==> inputs of v25 <==
==> flow/design.v <==
module TMDS_Encoder (
    input  wire       PixelClk,
    output reg  [9:0] pDataOutRaw,    
    input  wire [7:0] pDataOut,       
    input  wire       pC0,
    input  wire       pC1,
    input  wire       pVde
);
localparam [9:0] kCtlTkn0 = 10'b1101010100;
localparam [9:0] kCtlTkn1 = 10'b0010101011;
localparam [9:0] kCtlTkn2 = 10'b0101010100;
localparam [9:0] kCtlTkn3 = 10'b1010101011;
function [3:0] sum_bits8;
    input [7:0] u;
    integer i;
    begin
        sum_bits8 = 4'd0;
        for (i = 0; i < 8; i = i + 1)
            sum_bits8 = sum_bits8 + {3'b000, u[i]};
    end
endfunction
reg  [7:0] pDataOut_1;
reg  [3:0] n1d_1;
reg        pC0_1, pC1_1, pVde_1;
reg  [8:0] q_m_2;
reg  [3:0] n1q_m_2, n0q_m_2;
reg        pC0_2, pC1_2, pVde_2;
reg  signed [4:0] cnt_t_3;
wire [8:0] q_m_xor_1, q_m_xnor_1, q_m_1;
wire [3:0] n1q_m_1;
always @(posedge PixelClk) begin
    pVde_1     <= pVde;
    n1d_1      <= sum_bits8(pDataOut);
    pDataOut_1 <= pDataOut;
    pC0_1      <= pC0;
    pC1_1      <= pC1;
end
assign q_m_xor_1[0]  = pDataOut_1[0];
assign q_m_xnor_1[0] = pDataOut_1[0];
genvar gi;
generate
    for (gi = 1; gi < 8; gi = gi + 1) begin : encode
        assign q_m_xor_1[gi]  = q_m_xor_1[gi-1] ^ pDataOut_1[gi];
        assign q_m_xnor_1[gi] = ~(q_m_xnor_1[gi-1] ^ pDataOut_1[gi]);
    end
endgenerate
assign q_m_xor_1[8]  = 1'b1;
assign q_m_xnor_1[8] = 1'b0;
assign q_m_1 = (n1d_1 > 4'd4 || (n1d_1 == 4'd4 && pDataOut_1[0] == 1'b0)) ?
               q_m_xnor_1 : q_m_xor_1;
assign n1q_m_1 = sum_bits8(q_m_1[7:0]);
always @(posedge PixelClk) begin
    n1q_m_2 <= n1q_m_1;
    n0q_m_2 <= 4'd8 - n1q_m_1;
    q_m_2   <= q_m_1;
    pC0_2   <= pC0_1;
    pC1_2   <= pC1_1;
    pVde_2  <= pVde_1;
end
wire cond_balanced_2     = (cnt_t_3 == 5'sd0) || (n1q_m_2 == 4'd4);
wire cond_not_balanced_2 = (cnt_t_3 > 5'sd0 && n1q_m_2 > 4'd4) ||
                           (cnt_t_3 < 5'sd0 && n1q_m_2 < 4'd4);
wire [9:0] control_token_2 = (!pC1_2 && !pC0_2) ? kCtlTkn0 :
                             (!pC1_2 &&  pC0_2) ? kCtlTkn1 :
                             ( pC1_2 && !pC0_2) ? kCtlTkn2 :
                                                  kCtlTkn3;
wire [9:0] q_out_2 =
    !pVde_2                            ? control_token_2 :
    (cond_balanced_2 && !q_m_2[8])     ? {~q_m_2[8], q_m_2[8], ~q_m_2[7:0]} :
    (cond_balanced_2 &&  q_m_2[8])     ? {~q_m_2[8], q_m_2[8],  q_m_2[7:0]} :
    cond_not_balanced_2                ? {1'b1,      q_m_2[8], ~q_m_2[7:0]} :
                                         {1'b0,      q_m_2[8],  q_m_2[7:0]};
wire signed [4:0] dc_bias_2 = $signed({1'b0, n0q_m_2}) - $signed({1'b0, n1q_m_2});
wire signed [4:0] cnt_t_2 =
    !pVde_2                        ? 5'sd0 :
    (cond_balanced_2 && !q_m_2[8]) ? cnt_t_3 + dc_bias_2 :
    (cond_balanced_2 &&  q_m_2[8]) ? cnt_t_3 - dc_bias_2 :
    cond_not_balanced_2            ? cnt_t_3 + $signed({3'b000,  q_m_2[8], 1'b0}) + dc_bias_2 :
                                     cnt_t_3 - $signed({3'b000, ~q_m_2[8], 1'b0}) - dc_bias_2;
always @(posedge PixelClk) begin
    cnt_t_3     <= cnt_t_2;
    pDataOutRaw <= q_out_2;    
end
endmodule
module rgb2dvi (
    input  wire        PixelClk,
    input  wire [23:0] vid_pData,
    input  wire        vid_pVDE,
    input  wire        vid_pHSync,
    input  wire        vid_pVSync,
    output wire [9:0]  pDataOutRaw0,    
    output wire [9:0]  pDataOutRaw1,    
    output wire [9:0]  pDataOutRaw2     
);
TMDS_Encoder DataEncoder0 (
    .PixelClk(PixelClk), .pDataOutRaw(pDataOutRaw0),
    .pDataOut(vid_pData[15:8]), .pC0(vid_pHSync), .pC1(vid_pVSync), .pVde(vid_pVDE));
TMDS_Encoder DataEncoder1 (
    .PixelClk(PixelClk), .pDataOutRaw(pDataOutRaw1),
    .pDataOut(vid_pData[7:0]), .pC0(1'b0), .pC1(1'b0), .pVde(vid_pVDE));
TMDS_Encoder DataEncoder2 (
    .PixelClk(PixelClk), .pDataOutRaw(pDataOutRaw2),
    .pDataOut(vid_pData[23:16]), .pC0(1'b0), .pC1(1'b0), .pVde(vid_pVDE));
endmodule
==> flow/run.sh <==
#!/bin/bash
# the make line also repeats each setting of config.mk as NAME=value (left out here)
make -C /OpenROAD-flow-scripts/flow DESIGN_CONFIG=/design/flow/config.mk WORK_HOME=/design/flow/orfs CLKGATE_MAP_FILE= finish
==> flow/config.mk <==
export PLATFORM = sky130hd
export DESIGN_NAME = rgb2dvi
export DESIGN_NICKNAME = rgb2dvi
export VERILOG_FILES = /design/flow/design.v
export SDC_FILE = /design/flow/constraint.sdc
export NUM_CORES = 4
export LEC_CHECK = 0
export CAP_MARGIN = 0
export CORE_ASPECT_RATIO = 0.92
export CORE_MARGIN = 2
export CORE_UTILIZATION = 72
export CTS_CLUSTER_DIAMETER = 30
export PLACE_DENSITY = 0.65
export SETUP_SLACK_MARGIN = -0.26
export SLEW_MARGIN = 20
==> flow/constraint.sdc <==
create_clock -name core_clock -period 3.34 [get_ports {PixelClk}]
set_input_delay 0.6680 -clock core_clock [delete_from_list [all_inputs] [get_ports {PixelClk}]]
set_output_delay 0.6680 -clock core_clock [all_outputs]
set_load 0.01 [all_outputs]
==> v22: changes against v25 <==
Settings changed: CAP_MARGIN 0 to 20, CORE_ASPECT_RATIO 0.92 to default, CORE_UTILIZATION 72 to 68, CTS_CLUSTER_DIAMETER 30 to default, PLACE_DENSITY 0.65 to default, SETUP_SLACK_MARGIN -0.26 to -0.19.
==> flow/constraint.sdc (replaced) <==
create_clock -name core_clock -period 3.18 [get_ports {PixelClk}]
set_input_delay 0.6360 -clock core_clock [delete_from_list [all_inputs] [get_ports {PixelClk}]]
set_output_delay 0.6360 -clock core_clock [all_outputs]
set_load 0.01 [all_outputs]
==> v37: changes against v25 <==
Settings changed: CAP_MARGIN 0 to 20, CORE_ASPECT_RATIO 0.92 to default, CTS_CLUSTER_DIAMETER 30 to 268, PLACE_DENSITY 0.65 to default, SETUP_SLACK_MARGIN -0.26 to -0.21.
==> flow/constraint.sdc (replaced) <==
create_clock -name core_clock -period 2.93 [get_ports {PixelClk}]
set_input_delay 0.5860 -clock core_clock [delete_from_list [all_inputs] [get_ports {PixelClk}]]
set_output_delay 0.5860 -clock core_clock [all_outputs]
set_load 0.01 [all_outputs]
==> v14: changes against v25 <==
Settings changed: CAP_MARGIN 0 to 20, CORE_ASPECT_RATIO 0.92 to default, CORE_UTILIZATION 72 to 40, CTS_CLUSTER_DIAMETER 30 to default, PLACE_DENSITY 0.65 to default, SETUP_SLACK_MARGIN -0.26 to default.
==> flow/constraint.sdc (replaced) <==
create_clock -name core_clock -period 3.8 [get_ports {PixelClk}]
set_input_delay 0.7600 -clock core_clock [delete_from_list [all_inputs] [get_ports {PixelClk}]]
set_output_delay 0.7600 -clock core_clock [all_outputs]
set_load 0.01 [all_outputs]
==> notes <==
v37 did not get past global routing (5_1_grt). v25 produced a layout that fails on setup timing. v14 ran to the end with no violations. v22 finished but fails on setup timing. The highest cell area belongs to v25, the lowest to v14. The highest final cell count belongs to v14, the lowest to v25. In v22 the count of clock-buffer cells in the layout is lower than in v25, by 1. Of v14 and v22, v14 has the higher sequential share of layout area (gap 0.31 points). Area after synthesis is the same in v37 and v22.
==> figures <==
                                                                    v22                       v25                      v14                       v37
Run status                                     finished with violations  finished with violations  timing/DRC/antenna clean            did not finish
Failing step                                                          -                         -                        -  global routing (5_1_grt)
Reasons for failing layout checks                          setup timing              setup timing                        -                         -
Last element of the critical path               DataEncoder2.n0q_m_2[3]   DataEncoder2.n0q_m_2[3]  DataEncoder0.n0q_m_2[3]                         -
Setup slack of the critical path after layout                 -0.452 ns                 -0.556 ns                 0.187 ns                         -
Drt pass-1 iters                                                      5                        12                        4                         -
Combinational share of cell area                                  47.4%                     47.4%                    47.2%                         -
Master cell of the clock root buffer                           clkbuf_8                  clkbuf_8                clkbuf_16                  clkbuf_8
Endpoint kind of the worst setup timing path                  flip-flop                 flip-flop                flip-flop                         -
CP Data Required Time                                           3.64 ns                   3.80 ns                  4.13 ns                         -
Total length of routed met2 wires                               8.76 mm                   10.8 mm                  7.18 mm                         -
Inverters excl. clock                                               124                       124                      124                         -
MI comb cells                                                       455                       455                      455                         -
Final RePlAce weighted congestion                                 0.919                     0.939                    0.839                     0.945
DR WL met3                                                  792 microns                   1.91 mm              301 microns                         -

---

==> wip/maple <==
Starts from the design.v that is shown in full above.
clock: 4.0 ns
lec_check: 0
abc_area: 1
cap_margin: 20
core_aspect_ratio: 2.0
core_margin: 2
core_utilization: 35
cts_cluster_diameter: 324
cts_cluster_size: 98
place_density: 0.36
slew_margin: 10
tns_end_percent: 10
run.sh (not shown) runs the stock make flow with config.mk's settings and CLKGATE_MAP_FILE=.
==> wip/cedar (differences from wip/maple) <==
==> flow/config.mk (replaced) <==
export PLATFORM = sky130hd
export DESIGN_NAME = rgb2dvi
export DESIGN_NICKNAME = rgb2dvi
export VERILOG_FILES = /design/flow/design.v
export SDC_FILE = /design/flow/constraint.sdc
export NUM_CORES = 4
export LEC_CHECK = 0
export CAP_MARGIN = 20
export CORE_MARGIN = 2
export CORE_UTILIZATION = 8
export SLEW_MARGIN = 20
==> flow/constraint.sdc (replaced) <==
create_clock -name core_clock -period 4.05 [get_ports {PixelClk}]
set_input_delay 0.8100 -clock core_clock [delete_from_list [all_inputs] [get_ports {PixelClk}]]
set_output_delay 0.8100 -clock core_clock [all_outputs]
set_load 0.01 [all_outputs]
==> qor summary <==
item                                                                    wip/maple                   wip/cedar
Pin count of the biggest net entering global routing                           36                          24
Share of the core filled with cells                                        42.43%                      10.97%
Reg-to-reg critical path startpoint                    DataEncoder2.pDataOut_1[0]  DataEncoder0.pDataOut_1[0]
Outcome                                                            finished clean              finished clean
Yosys top cell by instances                                sky130_fd_sc_hd__inv_1    sky130_fd_sc_hd__dfxtp_1
Proportion of cell area occupied by multi-input gates                      46.66%                      41.33%
Via-per-instance ratio                                                      4.597                       2.385
Floorplan core density                                                     35.26%                      8.041%
Met2 track utilization from global routing                                 34.74%                      6.240%
Maximum net fanout on the critical path                                         6                           4
Final critical-path share of the clock period                              93.71%                      94.69%
Worst setup slack after layout                                           251.7 ps                    215.1 ps
Total length of routed wires                                             18.67 mm                    18.28 mm
Routed length on met1                                                    5.927 mm                    9.055 mm
Non-clock buffer total of the final layout                                     61                          65
Clock Skews                                                              8.324 ps                    15.00 ps
Syn_nets                                                                     1060                         873
Clock buffer cells                                                             21                          19
Synthesis area per yosys                                                7746 um^2                   7348 um^2

---

==> sierra <==
// rgb2dvi: RTL as listed in full above, without the edits since
clock: 4.0 ns
lec_check: 0
cap_margin: 20
core_aspect_ratio: 0.5
core_margin: 2
core_utilization: 40
place_density: 0.45
slew_margin: 20
==> delta (differences from sierra) <==
--- a/flow/config.mk
+++ b/flow/config.mk
@@ -8,6 +8,6 @@
 export CAP_MARGIN = 20
-export CORE_ASPECT_RATIO = 0.5
 export CORE_MARGIN = 2
-export CORE_UTILIZATION = 40
-export PLACE_DENSITY = 0.45
+export CORE_UTILIZATION = 16
+export MAX_ROUTING_LAYER = met4
+export MIN_ROUTING_LAYER = met2
 export SLEW_MARGIN = 20
==> amber (differences from sierra) <==
--- a/flow/config.mk
+++ b/flow/config.mk
@@ -7,7 +7,6 @@
 export LEC_CHECK = 0
-export CAP_MARGIN = 20
-export CORE_ASPECT_RATIO = 0.5
+export CAP_MARGIN = 40
 export CORE_MARGIN = 2
-export CORE_UTILIZATION = 40
-export PLACE_DENSITY = 0.45
+export CORE_UTILIZATION = 72
+export SETUP_SLACK_MARGIN = 0.81
 export SLEW_MARGIN = 20
==> flow/constraint.sdc (replaced) <==
create_clock -name core_clock -period 3.18 [get_ports {PixelClk}]
set_input_delay 0.6360 -clock core_clock [delete_from_list [all_inputs] [get_ports {PixelClk}]]
set_output_delay 0.6360 -clock core_clock [all_outputs]
set_load 0.01 [all_outputs]
==> garnet (differences from sierra) <==
--- a/flow/config.mk
+++ b/flow/config.mk
@@ -7,7 +7,6 @@
 export LEC_CHECK = 0
+export ABC_AREA = 1
 export CAP_MARGIN = 20
-export CORE_ASPECT_RATIO = 0.5
 export CORE_MARGIN = 2
-export CORE_UTILIZATION = 40
-export PLACE_DENSITY = 0.45
+export CORE_UTILIZATION = 68
 export SLEW_MARGIN = 20
==> flow/constraint.sdc (replaced) <==
create_clock -name core_clock -period 4.05 [get_ports {PixelClk}]
set_input_delay 0.8100 -clock core_clock [delete_from_list [all_inputs] [get_ports {PixelClk}]]
set_output_delay 0.8100 -clock core_clock [all_outputs]
set_load 0.01 [all_outputs]
==> results_slide.txt <==
Synthesis and Place & Route Summary

Outcome
  – Status: finished clean

Logic synthesis
  – MUX share of area: 0.9876%
  – Synth Net Count: 873

Min path
  – Hold Crit Depth: 0
  – Hold_sp: DataEncoder2.pVde_1
  – Hold Crit Class: flop to flop

Critical path
  – CP endpoint: DataEncoder0.n0q_m_2[3]
  – Crit path DAT: 4120 ps
  – Crit path largest cell delay: 530 ps

Clock tree
  – Clk sinks: 135
  – Clock buffer count from CTS: 17

Global routing
  – First-pass GRT wire length: 24.36 mm

Timing
  – Clock skew: 7.192 ps
  – TNS Setup: 0 ps

Layout
  – Bufs w/o clock: 64
  – Clk_buf instances: 18
(the above is from delta)
==> results_slide.txt <==
Synthesis and Place & Route Summary

Layout
  – Clk_buf instances: 19
  – Bufs w/o clock: 64

Logic synthesis
  – MUX share of area: 0.9876%
  – Synth Net Count: 873

Outcome
  – Status: finished clean

Global routing
  – First-pass GRT wire length: 23.61 mm

Routing
  – Routed met3 length: 529 µm

Timing
  – TNS Setup: 0 ps

Min path
  – Hold Crit Depth: 0
  – Hold Crit Class: flop to flop
  – Hold_sp: DataEncoder0.pC1_1

Clock tree
  – Clock buffer count from CTS: 17

Critical path
  – Crit path largest cell delay: 520 ps
  – Top Family by Delay on Critical Path: adder cells
  – Crit path DAT: 4110 ps
(the above is from sierra)
==> results_slide.txt <==
Flow Results at a Glance

Floorplanning
  – Die height: 105.0 µm
  – Die width: 105.0 µm
  – I/O pins: 58
  – Core Box Area: 0.009819 mm²

Outcome
  – Stop stage: clock tree synthesis (4_1_cts)
  – Status: aborted with a tool error
  – First Err: [ERROR DPL-0038] Utilization greater than 100%, impossible to legalize

Placement
  – Cell Area, Placed: 0.008682 mm²
  – Placed Cells: 936

Logic synthesis
  – Syn avg cell area: 10.18 µm²
  – Async S/R FF share, synth: 0%
  – Largest cells by area: dfxtp_1 37%, ha_1 15%, fa_1 9.8%
  – MUX share of area: 0.9876%
  – Xor+xnor area frac: 13.23%
  – Cell Type Count: 59
  – Post-synthesis cell count: 722
  – Most common cell in the netlist: dfxtp_1
  – Synth Net Count: 873
  – Most used DFF post-synth: dfxtp_1
(the above is from amber)
==> results_slide.txt <==
Synthesis and Place & Route Summary

Min path
  – Hold Crit Depth: 0
  – Hold Crit Class: flop to flop

Clock tree
  – Clock buffer count from CTS: 17

Critical path
  – Crit path largest cell delay: 530 ps
  – CP endpoint: DataEncoder0.n0q_m_2[3]

Outcome
  – Status: finished clean

Layout
  – Bufs w/o clock: 59

Global routing
  – First-pass GRT wire length: 28.05 mm

Logic synthesis
  – MUX share of area: 0%
(the above is from garnet)
